v15:
// ALU_Top
module ALU_Top #(parameter Data_In_Width = 16)
(
    input   wire            [Data_In_Width-1 : 0]    A ,      
    input   wire            [Data_In_Width-1 : 0]    B ,      
    input   wire                          [3 : 0]    ALU_FUN,   
    input   wire                                     CLK,
    input   wire                                     RST,
    output  wire      [(2*Data_In_Width)-1 : 0]      Arith_OUT,   
    output  wire                                     Arith_Flag,
    output  wire            [Data_In_Width-1 : 0]    Logic_OUT, 
    output  wire                                     Logic_Flag,
    output  wire                          [1 : 0]    CMP_OUT,
    output  wire                                     CMP_Flag,
    output  wire            [Data_In_Width-1 : 0]    Shift_OUT, 
    output  wire                                     Shift_Flag
);
wire    Arith_Enable;
wire    Logic_Enable;
wire    CMP_Enable;
wire    Shift_Enable;
wire    Over_Flow;
Decoder_2_to_4_Unit ins_Decoder_2_to_4_Unit (
    .alu_fun (ALU_FUN),
  ...
Size: about 5900 cells after synthesis, roughly 70 flip-flops, roughly 0.044 sq mm of cells after synthesis.
==> flow/config.mk <==
export PLATFORM = sky130hd
export DESIGN_NAME = ALU_Top
export DESIGN_NICKNAME = ALU_Top
export VERILOG_FILES = /design/flow/design.v
export SDC_FILE = /design/flow/constraint.sdc
export NUM_CORES = 4
export LEC_CHECK = 0
export CAP_MARGIN = 25
export CELL_PAD_IN_SITES_DETAIL_PLACEMENT = 2
export CORE_ASPECT_RATIO = 0.89
export CORE_MARGIN = 9
export CORE_UTILIZATION = 40
export CTS_CLUSTER_DIAMETER = 96
export GPL_TIMING_DRIVEN = 0
export MIN_ROUTING_LAYER = met1
export PLACE_DENSITY_LB_ADDON = 0.13
export SETUP_SLACK_MARGIN = 5.0
export SLEW_MARGIN = 30
==> flow/constraint.sdc <==
create_clock -name core_clock -period 85.0 [get_ports {CLK}]
set_input_delay 17.0000 -clock core_clock [delete_from_list [all_inputs] [get_ports {CLK}]]
set_output_delay 17.0000 -clock core_clock [all_outputs]
set_load 0.01 [all_outputs]
run.sh (not shown) runs the stock make flow with config.mk's settings and CLKGATE_MAP_FILE=.
v15 did not make it past clock tree synthesis (4_1_cts), where a tool error ended it.
The inputs of v47 differ from those of v15 as listed below.
- CTS_CLUSTER_DIAMETER removed (was 96)
- CORE_ASPECT_RATIO removed (was 0.89)
- CORE_UTILIZATION changed from 40 to 34
- MIN_ROUTING_LAYER removed (was met1)
- CAP_MARGIN changed from 25 to 20
- PLACE_DENSITY_LB_ADDON removed (was 0.13)
- CELL_PAD_IN_SITES_DETAIL_PLACEMENT removed (was 2)
- CORE_MARGIN changed from 9 to 2
- SETUP_SLACK_MARGIN removed (was 5.0)
- GPL_TIMING_DRIVEN removed (was 0)
- SLEW_MARGIN changed from 30 to 20
- the clock period (ns, I/O delays scaled along) changed from 85.0 to 123.0
--- outcome ---
The flow did not stop early for v47: all stages ran, and the layout cleared the timing, design-rule and antenna checks.
Share of the synthesized netlist area taken by xor and xnor gates came out exactly the same in v47 and v15.
v47 ends up with higher area of the core than v15 does.
Compared with v15, v47 improves worst slack after detailed placement.
Compared with v15, v47 shows die height that has gone up by a little under 10%.
Number of standard-cell rows in the floorplan in v47 vs v15: up 18
Row placed standard-cell area: v47 lower / v15 higher
Re number of distinct library cells after synthesis: no difference whatsoever between v15 and v47.
When v47 is set beside v15, its instance count after placement with tap cells included turns out to be 149 larger.
Diff v47..v15 | mux contribution to synthesized area | unchanged
Die size: v47 exceeds v15
#### Input delta (v53 over v47)
- setting MAX_ROUTING_LAYER to met4 for the first time
- setting TNS_END_PERCENT to 5 for the first time
- changing CORE_UTILIZATION from 34 to 58
- setting CTS_CLUSTER_SIZE to 62 for the first time
- changing the clock period (ns, I/O delays scaled along) from 123.0 to 73.0
--- outcome ---
- v47 reports its highest-delay cell along the critical path as sky130_fd_sc_hd__o311a_1 while v53 reports sky130_fd_sc_hd__or4_4.
- The setup slack of v53 is smaller than that of v47.
- Comparing v47 and v53, the higher utilization is on v53.
- Looking across v47 and v53, the single run that reached the end with no open violations was v47.
- Complete run, failing final checks: v53, reason negative setup slack.
- Between v47 and v53, flip-flop and latch share of the layout cell area decreased.
- Delta (v53 minus v47): summed area of non-filler cells in the final layout now larger, fraction of met3 tracks used by global routing up 12 points, total routing usage reported by global routing rose 26 points.
diff inputs: v53 => v30
- swapping 62 for 52 in CTS_CLUSTER_SIZE
- swapping 58 for 61 in CORE_UTILIZATION
--- outcome ---
[v53] flow finished | final checks: failed | reasons: negative setup slack. As the logs show, v30 stopped at global routing (5_1_grt) after a tool error, so it never reached the end of the flow. Against v53, die boundary height in v30 fell by a few percent. Chip area line of the yosys report: v30 vs v53 identical. Area of the die was lower in the run labelled v30. Taking v53 as the reference point, the placement row count of v30 falls by 3. v30 ends up with lower core area than v53 does. Comparing v30 against v53, there is no change at all in tally of buffers added on design ports. Compared v53 against v30; gate count of the mapped netlist within noise.

* * *

Starting RTL as in the previous note.
Settings: LEC_CHECK=0, CAP_MARGIN=5, CELL_PAD_IN_SITES_GLOBAL_PLACEMENT=1, CORE_MARGIN=2, CORE_UTILIZATION=45, PLACE_DENSITY=0.39, SLEW_MARGIN=40; clock period 56.5 ns.
The baseline ran to the end with violations: negative setup slack.
Rerun with:
Settings changed: CAP_MARGIN 5 to 20, CORE_UTILIZATION 45 to 40, CTS_CLUSTER_SIZE from default to 56, HOLD_SLACK_MARGIN from default to 0.27, PLACE_DENSITY 0.39 to default, SLEW_MARGIN 40 to 20, TNS_END_PERCENT from default to 75.
Clock period 56.5 ns to 85.0 ns, I/O delays scaled along.
After rerunning: The changed run completed with no timing, DRC or antenna violations; final area falls by 20%; first-iteration DRC count decreases by 12%; global-route usage went down by 4.5 points; setup slack improves by 19 ns; synthesized cell count stays the same.

* * *

ALU_Top again, from the RTL that the note above started with.
==> flow/config.mk <==
export PLATFORM = sky130hd
export DESIGN_NAME = ALU_Top
export DESIGN_NICKNAME = ALU_Top
export VERILOG_FILES = /design/flow/design.v
export SDC_FILE = /design/flow/constraint.sdc
export NUM_CORES = 4
export LEC_CHECK = 0
export CAP_MARGIN = 40
export CELL_PAD_IN_SITES_GLOBAL_PLACEMENT = 1
export CORE_MARGIN = 2
export CORE_UTILIZATION = 56
export PLACE_DENSITY_LB_ADDON = 0.03
export SLEW_MARGIN = 20
export TNS_END_PERCENT = 5
==> flow/constraint.sdc <==
create_clock -name core_clock -period 73.3 [get_ports {CLK}]
set_input_delay 14.6600 -clock core_clock [delete_from_list [all_inputs] [get_ports {CLK}]]
set_output_delay 14.6600 -clock core_clock [all_outputs]
set_load 0.01 [all_outputs]
The baseline reached the layout checks and failed them: setup timing.
Edit:
==> flow/config.mk (replaced) <==
export PLATFORM = sky130hd
export DESIGN_NAME = ALU_Top
export DESIGN_NICKNAME = ALU_Top
export VERILOG_FILES = /design/flow/design.v
export SDC_FILE = /design/flow/constraint.sdc
export NUM_CORES = 4
export LEC_CHECK = 0
export CAP_MARGIN = 5
export CELL_PAD_IN_SITES_GLOBAL_PLACEMENT = 1
export CORE_MARGIN = 2
export CORE_UTILIZATION = 45
export PLACE_DENSITY = 0.4
export SLEW_MARGIN = 40
==> flow/constraint.sdc (replaced) <==
create_clock -name core_clock -period 56.5 [get_ports {CLK}]
set_input_delay 11.3000 -clock core_clock [delete_from_list [all_inputs] [get_ports {CLK}]]
set_output_delay 11.3000 -clock core_clock [all_outputs]
set_load 0.01 [all_outputs]
What happened: The changed run finished but failed the layout checks on setup timing; critical path depth rises by 1; die area rises by 24%.
Edit:
==> flow/config.mk (replaced) <==
export PLATFORM = sky130hd
export DESIGN_NAME = ALU_Top
export DESIGN_NICKNAME = ALU_Top
export VERILOG_FILES = /design/flow/design.v
export SDC_FILE = /design/flow/constraint.sdc
export NUM_CORES = 4
export LEC_CHECK = 0
export CAP_MARGIN = 20
export CORE_MARGIN = 2
export CORE_UTILIZATION = 40
export SLEW_MARGIN = 20
==> flow/constraint.sdc (replaced) <==
create_clock -name core_clock -period 85.0 [get_ports {CLK}]
set_input_delay 17.0000 -clock core_clock [delete_from_list [all_inputs] [get_ports {CLK}]]
set_output_delay 17.0000 -clock core_clock [all_outputs]
set_load 0.01 [all_outputs]
After rerunning:
- This time the run completed without violations
- wire length shrinks by 9.6%
- die size grows by 12%
- setup slack gains 19 ns
- global-route usage shrinks by 6.6 points
- count of clock-buffer cells in the layout does not change
- critical path depth shrinks by 7
- final cell count shrinks by 14%
- non-clock buffer count shrinks by 1599
- sequential share of layout area grows by 0.71 points

* * *

Setup of red:
ALU_Top again, from the RTL that the note above started with.
Settings: LEC_CHECK=0, CAP_MARGIN=5, CELL_PAD_IN_SITES_DETAIL_PLACEMENT=2, CELL_PAD_IN_SITES_GLOBAL_PLACEMENT=1, CORE_ASPECT_RATIO=0.54, CORE_MARGIN=3, CORE_UTILIZATION=20, CTS_CLUSTER_DIAMETER=83, GPL_TIMING_DRIVEN=0, HOLD_SLACK_MARGIN=-0.02, PLACE_DENSITY=0.55, SLEW_MARGIN=30; clock period 56.5 ns.
No crash in red: every stage finished, but the layout fails its final checks due to setup timing.
What blue does differently from red at the input level:
Settings: MAX_ROUTING_LAYER now met4, previously not set; CORE_ASPECT_RATIO now 1.5, was 0.54; CELL_PAD_IN_SITES_DETAIL_PLACEMENT now 1, was 2; ABC_AREA now 1, previously not set; TNS_END_PERCENT now 65, previously not set; CORE_MARGIN now 10, was 3; HOLD_SLACK_MARGIN no longer set, was -0.02; CORE_UTILIZATION now 17, was 20; GPL_ROUTABILITY_DRIVEN now 1, previously not set; the clock period (ns, I/O delays scaled along) now 49.1, was 56.5.
Notes after the runs:
- blue finished all stages; layout check result: FAIL, due to setup timing.
- Taking red as the reference point, the netlist area before placement of blue falls by 0.0016 sq mm.
- Comparing red and blue, the higher routed wire length was measured on red.
- Looking at setup slack at placement, blue sits 1.89 ns higher than red does.
- Going from red to blue, maximum number of pins on one net before global-route repair dropped 25%; filler-free cell count of the finished design climbed 1,104; cell area after layout dropped about 4%.
Edits applied to the flow inputs when going from blue to green:
Settings: CAP_MARGIN now 20, was 5; CELL_PAD_IN_SITES_DETAIL_PLACEMENT no longer set, was 1; TNS_END_PERCENT no longer set, was 65; CTS_CLUSTER_DIAMETER no longer set, was 83; PLACE_DENSITY no longer set, was 0.55; GPL_ROUTABILITY_DRIVEN no longer set, was 1; CORE_ASPECT_RATIO no longer set, was 1.5; SLEW_MARGIN now 20, was 30; CELL_PAD_IN_SITES_GLOBAL_PLACEMENT no longer set, was 1; ABC_AREA no longer set, was 1; MAX_ROUTING_LAYER no longer set, was met4; GPL_TIMING_DRIVEN no longer set, was 0; CORE_MARGIN now 2, was 10; CORE_UTILIZATION now 40, was 17; the clock period (ns, I/O delays scaled along) now 83.7, was 49.1.
### Flow results
green finished all stages; the layout is clean. Relative to blue, chip area in the Yosys report increased by about 3.7% in green. green vs blue, netlist area before placement went up by about 3.7%. Core util | green vs blue | green higher. Synthesized netlist cell count (green vs. blue) decreases by a little under 10%. Between green and blue, it is green whose number of antenna violations at the first check in global routing is lower, by 4. Area added between synthesis and finish: green vs blue down 19 points. green vs blue: total number of nets in the final design down by a little under 10%. blue → green: routed wire length decreased 8.4%, multi-input combinational gate total went up 1.8%. NOTE number of gates on the worst path with buffers counted blue->green decreased by more than a quarter. Compared with blue, green shows non-clock buffer count that has gone down by more than 10%.
> inputs changed (green -> orange)
Settings: swapping 40 for 58 in CORE_UTILIZATION; putting TNS_END_PERCENT at 5 where nothing was set; putting CTS_CLUSTER_SIZE at 33 where nothing was set; swapping 83.7 for 75.4 in the clock period (ns, I/O delays scaled along).
Results
orange ran in full, but the layout does not pass; the checks complain about setup timing. Routed length on met2 ended up 8.8 mm higher on orange than on green. orange: via count 9,534 above green. Per the comparison of orange with green, initial standard-cell utilization of the core moved up; post-synthesis compound-gate area fraction neither gained nor lost much; filler-free cell count of the finished design now sits higher.

* * *

Starting RTL as in the previous note.
==> flow/design.v (excerpt) <==
module ALU_Top #(parameter Data_In_Width = 16)
(
    input   wire            [Data_In_Width-1 : 0]    A ,      
    input   wire            [Data_In_Width-1 : 0]    B ,      
    input   wire                          [3 : 0]    ALU_FUN,   
    input   wire                                     CLK,
    input   wire                                     RST,
    output  wire      [(2*Data_In_Width)-1 : 0]      Arith_OUT,   
    output  wire                                     Arith_Flag,
    output  wire            [Data_In_Width-1 : 0]    Logic_OUT, 
    output  wire                                     Logic_Flag,
    output  wire                          [1 : 0]    CMP_OUT,
    output  wire                                     CMP_Flag,
    output  wire            [Data_In_Width-1 : 0]    Shift_OUT, 
    output  wire                                     Shift_Flag
);
==> flow/config.mk <==
export PLATFORM = sky130hd
export DESIGN_NAME = ALU_Top
export DESIGN_NICKNAME = ALU_Top
export VERILOG_FILES = /design/flow/design.v
export SDC_FILE = /design/flow/constraint.sdc
export NUM_CORES = 4
export LEC_CHECK = 0
export ABC_AREA = 1
export CAP_MARGIN = 20
export CORE_MARGIN = 2
export CORE_UTILIZATION = 72
export CTS_CLUSTER_DIAMETER = 393
export CTS_CLUSTER_SIZE = 99
export SETUP_SLACK_MARGIN = 3.98
export SLEW_MARGIN = 20
export TNS_END_PERCENT = 10
==> flow/constraint.sdc <==
create_clock -name core_clock -period 29.6 [get_ports {CLK}]
set_input_delay 5.9200 -clock core_clock [delete_from_list [all_inputs] [get_ports {CLK}]]
set_output_delay 5.9200 -clock core_clock [all_outputs]
set_load 0.01 [all_outputs]
The first run died in clock tree synthesis, error DPL-0038.
==> next run, changes <==
CORE_UTILIZATION = 59   (was 72)
CTS_CLUSTER_DIAMETER = unset   (was 393)
TNS_END_PERCENT = unset   (was 10)
What happened: This time the run aborted during global routing on GRT-0232. Die size rose by about a fifth. Synthesized area does not change. Synthesized cell count does not change.
==> next run, changes <==
CORE_UTILIZATION = 72   (was 59)
CTS_CLUSTER_SIZE = 98   (was 99)
PLACE_DENSITY = 0.43   (was unset)
SETUP_SLACK_MARGIN = unset   (was 3.98)
TNS_END_PERCENT = 10   (was unset)
clock period = 61.1 ns   (was 29.6 ns; I/O delays follow)
What happened: The changed run ended with an error in clock tree synthesis, error DPL-0038. Area after synthesis is unchanged. Die area came out lower by about a fifth. Synthesized cell count is unchanged.
==> next run, changes <==
CORE_UTILIZATION = 68   (was 72)
CTS_CLUSTER_SIZE = 96   (was 98)
PLACE_DENSITY = 0.37   (was 0.43)
TNS_END_PERCENT = unset   (was 10)
clock period = 90.6 ns   (was 61.1 ns; I/O delays follow)
This time the run produced a layout that fails on capacitance limit.
Area after synthesis stays the same.
Die area went up by 5.8%.
Synthesized cell count stays the same.
==> next run, changes <==
CORE_UTILIZATION = 69   (was 68)
CTS_CLUSTER_SIZE = 100   (was 96)
PLACE_DENSITY = unset   (was 0.37)
clock period = 123.0 ns   (was 90.6 ns; I/O delays follow)
This time the run finished clean.
Area after synthesis stays the same.
Via count goes down by about 6%.
Global-route usage goes up by 0.65 points.
Hold slack improved by 6.2 ns.
Synthesized cell count stays the same.
Utilization goes down by 7.1 points.
Worst setup slack improved by 6.7 ns.
First-iteration DRC count goes down by 5.1%.

* * *

ALU_Top again, from the RTL that the note above started with.
==> flow/config.mk <==
export PLATFORM = sky130hd
export DESIGN_NAME = ALU_Top
export DESIGN_NICKNAME = ALU_Top
export VERILOG_FILES = /design/flow/design.v
export SDC_FILE = /design/flow/constraint.sdc
export NUM_CORES = 4
export LEC_CHECK = 0
export CAP_MARGIN = 40
export CELL_PAD_IN_SITES_GLOBAL_PLACEMENT = 0
export CORE_MARGIN = 2
export CORE_UTILIZATION = 72
export CTS_CLUSTER_DIAMETER = 394
export CTS_CLUSTER_SIZE = 34
export PLACE_DENSITY = 0.37
export SETUP_SLACK_MARGIN = -1.66
export SLEW_MARGIN = 40
==> flow/constraint.sdc <==
create_clock -name core_clock -period 17.5 [get_ports {CLK}]
set_input_delay 3.5000 -clock core_clock [delete_from_list [all_inputs] [get_ports {CLK}]]
set_output_delay 3.5000 -clock core_clock [all_outputs]
set_load 0.01 [all_outputs]
The starting point aborted during 3_5_place_dp on DPL-0038.
Then changed:
CAP_MARGIN = 5   (was 40)
CELL_PAD_IN_SITES_GLOBAL_PLACEMENT = 1   (was 0)
CORE_UTILIZATION = 56   (was 72)
CTS_CLUSTER_DIAMETER = unset   (was 394)
CTS_CLUSTER_SIZE = unset   (was 34)
PLACE_DENSITY = 0.44   (was 0.37)
SETUP_SLACK_MARGIN = unset   (was -1.66)
clock period = 56.5 ns   (was 17.5 ns; I/O delays follow)
Result:
- The changed run stopped in 5_1_grt
- die size rises by 28%
- synthesized area is unchanged
- synthesized cell count does not change
Then changed:
CORE_UTILIZATION = 45   (was 56)
PLACE_DENSITY = 0.38   (was 0.44)
Now the flow finished with negative setup slack left.
Synthesized area stays the same.
Synthesized cell count is unchanged.
Die size climbs by a quarter to a third.
Then changed:
ABC_AREA = 1   (was unset)
CORE_UTILIZATION = 20   (was 45)
PLACE_DENSITY = 0.93   (was 0.38)
SLEW_MARGIN = 0   (was 40)
Outcome: The new run completed and failed the layout checks on negative setup slack. Utilization falls by 41 points. Wire length shrinks by about 15%. Via count came out lower by about 7%. Non-clock buffer count fell by 177.
